==> flow/design.v <==
module project_euler_17(
  input clk,
  input reset,
  output reg [3:0] ones_digit,
  output reg [3:0] tens_digit,
  output reg [3:0] hundreds_digit,
  output reg [15:0] letter_count,
  output reg done
);
  integer next_ones_digit;
  integer next_tens_digit;
  integer next_hundreds_digit;
  integer letters;
  always @(posedge clk or posedge reset)
  begin
    if (reset) begin
      ones_digit <= 0;
      tens_digit <= 0;
      hundreds_digit <= 0;
      letter_count <= 0;
      done <= 0;
    end
    else if (!done) begin
      next_ones_digit = 0;
      next_tens_digit = 0;
      next_hundreds_digit = 0;
      letters = 0;
      next_tens_digit[3:0] = tens_digit;
      next_hundreds_digit[3:0] = hundreds_digit;
      if (ones_digit == 9) begin
        next_ones_digit = 0;
        if (tens_digit == 9) begin
          next_tens_digit = 0;
          if (hundreds_digit == 9) begin
            next_hundreds_digit = 0;
            letters += 11;  
            done <= 1;
          end
          else
            next_hundreds_digit[3:0] = hundreds_digit + 1;
        end
        else
          next_tens_digit[3:0] = tens_digit + 1;
      end
      else
        next_ones_digit[3:0] = ones_digit + 1;
      if (next_tens_digit != 1) begin
        case (next_ones_digit)
          1: letters += 3;  
          2: letters += 3;  
          3: letters += 5;  
          4: letters += 4;  
          5: letters += 4;  
          6: letters += 3;  
          7: letters += 5;  
          8: letters += 5;  
          9: letters += 4;  
        endcase
        case (next_tens_digit)
          2: letters += 6;  
          3: letters += 6;  
          4: letters += 5;  
          5: letters += 5;  
          6: letters += 5;  
          7: letters += 7;  
          8: letters += 6;  
          9: letters += 6;  
        endcase
      end
      else begin
        case (next_ones_digit)
          0: letters += 3;  
          1: letters += 6;  
          2: letters += 6;  
          3: letters += 8;  
          4: letters += 8;  
          5: letters += 7;  
          6: letters += 7;  
          7: letters += 9;  
          8: letters += 8;  
          9: letters += 8;  
        endcase
      end
      case (next_hundreds_digit)
        1: letters += 10;  
        2: letters += 10;  
        3: letters += 12;  
        4: letters += 11;  
        5: letters += 11;  
        6: letters += 10;  
        7: letters += 12;  
        8: letters += 12;  
        9: letters += 11;  
      endcase
      if (next_hundreds_digit > 0 && ((next_ones_digit > 0) || (next_tens_digit > 0)))
        letters += 3;  
      ones_digit <= next_ones_digit[3:0];
      tens_digit <= next_tens_digit[3:0];
      hundreds_digit <= next_hundreds_digit[3:0];
      letter_count <= letter_count + letters[15:0];
    end
  end
endmodule
Settings: LEC_CHECK=0, ABC_AREA=1, CAP_MARGIN=20, CORE_ASPECT_RATIO=0.5, CORE_MARGIN=2, CORE_UTILIZATION=72, CTS_CLUSTER_DIAMETER=400, CTS_CLUSTER_SIZE=99, HOLD_SLACK_MARGIN=-0.07, PLACE_DENSITY=0.36, SLEW_MARGIN=20; clock period 6.8 ns.
run.sh (not shown) runs the stock make flow with config.mk's settings and CLKGATE_MAP_FILE=.
The baseline completed with no timing, DRC or antenna violations.
Next try:
--- a/flow/config.mk
+++ b/flow/config.mk
@@ -8 +7,0 @@
-export ABC_AREA = 1
@@ -10 +8,0 @@
-export CORE_ASPECT_RATIO = 0.5
@@ -12,5 +10 @@
-export CORE_UTILIZATION = 72
-export CTS_CLUSTER_DIAMETER = 400
-export CTS_CLUSTER_SIZE = 99
-export HOLD_SLACK_MARGIN = -0.07
-export PLACE_DENSITY = 0.36
+export CORE_UTILIZATION = 40
==> flow/constraint.sdc (replaced) <==
create_clock -name core_clock -period 6.98 [get_ports {clk}]
set_input_delay 1.3960 -clock core_clock [delete_from_list [all_inputs] [get_ports {clk}]]
set_output_delay 1.3960 -clock core_clock [all_outputs]
set_load 0.01 [all_outputs]
=>
- sequential cell count stays the same
- setup slack improved by 0.024 ns
- power goes up by about 5.5%
- via count goes down by 12%
- utilization goes down by 41 points
- clock skew stays flat
- first-iteration DRC count goes down by 66%

* * *

== job 8555 ==
// project_euler_17: RTL as listed in full above, without the edits since
clock: 10.0 ns
lec_check: 0
cap_margin: 20
cell_pad_in_sites_detail_placement: 2
core_margin: 2
core_utilization: 40
gpl_routability_driven: 0
setup_slack_margin: 1.81
slew_margin: 20
--- input diff job 8555..job 1960 ---
- a deleted CELL_PAD_IN_SITES_DETAIL_PLACEMENT that had been 2
- a deleted SETUP_SLACK_MARGIN that had been 1.81
- an added CORE_ASPECT_RATIO of 1.44
- a deleted GPL_ROUTABILITY_DRIVEN that had been 0
- a change of CORE_UTILIZATION from 40 to 64
==> results <==
- Summary of job 1960 over job 8555: reported net switching power down 0.015 mW; slew of the pin with the lowest slew margin decreased by 0.14 ns relative to the old numbers; overall routing resource usage shrank by 1.3 points.
- [compare] base=job 8555 new=job 1960: fraction of the cycle the final worst path needs fell 6.3 points; detailed-route wire length decreased by 36% relative to the old numbers; design area shrank by about 1.4%; register-to-register slack went up.
- Job 1960 vs job 8555 on total chip power: job 1960 is the lower one.
- The critical path endpoint comes out letter_count[13]$_DFFE_PP0N_ in one run and letter_count[9]$_DFFE_PP0N_ in the other, namely in job 1960 and job 8555 respectively.
- Both conditions hold for job 1960: the flow ran to the end and the final layout passed the timing, design-rule and antenna checks.
- Sort job 1960 and job 8555 by die area, descending, and job 8555 comes first.
- Proportion of cell area occupied by registers ends up lower on job 8555.
- Side by side, relative area change from synthesis to final layout turned out lower in job 1960 than in job 8555.
Input-level comparison between job 9624 and job 1960:
- removing CORE_ASPECT_RATIO (formerly 1.44)
- setting CELL_PAD_IN_SITES_DETAIL_PLACEMENT to 2 for the first time
- setting MIN_ROUTING_LAYER to met2 for the first time
- changing CAP_MARGIN from 20 to 40
- setting GPL_ROUTABILITY_DRIVEN to 0 for the first time
- changing CORE_UTILIZATION from 64 to 40
### Flow results
Comparing job 1960 and job 9624, share of the core filled by cells before placement is lower on job 9624.
The worst setup slack of job 9624 falls short of that of job 1960 by 0.81 ns.
Comparing job 9624 against job 1960, there is no change at all in total count of max-transition violations in the final report.
Die size: job 9624 exceeds job 1960
Compared with job 1960, in job 9624 non-clock buffer contribution to total cell area was more or less identical, routed wire length went up by 4300 µm, worst slack on hold paths went up by 0.012 ns.
Looking at detailed-routed wire length on met2, job 9624 sits about 60% higher than job 1960 does.
For job 763, these inputs were changed with respect to job 9624:
- CAP_MARGIN: 40 -> 20
- PLACE_DENSITY: unset -> 0.38
- CELL_PAD_IN_SITES_DETAIL_PLACEMENT: 2 -> unset
- CTS_CLUSTER_DIAMETER: unset -> 144
- MIN_ROUTING_LAYER: met2 -> unset
- CTS_CLUSTER_SIZE: unset -> 93
- GPL_ROUTABILITY_DRIVEN: 0 -> unset
==> comparison <==
- No stage failed in job 763, and the final checks on the layout all came back clean.
- Across both runs, tightest hold margin was lower for job 763 than for job 9624.
- Of job 763 and job 9624, the run reporting the lower worst slew margin relative to its limit was job 9624.
- Changes observed in job 763 relative to job 9624: via count normalized by instance count fell by 3.3; first-pass GRT wire length lower.
> inputs changed (job 763 -> job 7719)
- removing CTS_CLUSTER_DIAMETER (formerly 144)
- removing CTS_CLUSTER_SIZE (formerly 93)
- removing PLACE_DENSITY (formerly 0.38)
==> results <==
Last element of the critical path = letter_count[13]$_DFFE_PP0N_: job 7719; last element of the critical path = letter_count[9]$_DFFE_PP0N_: job 763
Compared to job 763, job 7719 has sum of internal, switching and leakage power 0.0058 mW lower.
Comparing job 7719 against job 763, there is no change at all in fraction of the core area occupied by cells at floorplan.
[compare] base=job 763 new=job 7719: insertion delay to the later sink of the worst-skew pair shows no meaningful change, flip-flop count saw little to no change, post-route standard cell area excluding fillers was more or less identical.
Power figures rest on the tool's default switching activity, not on a simulated workload.
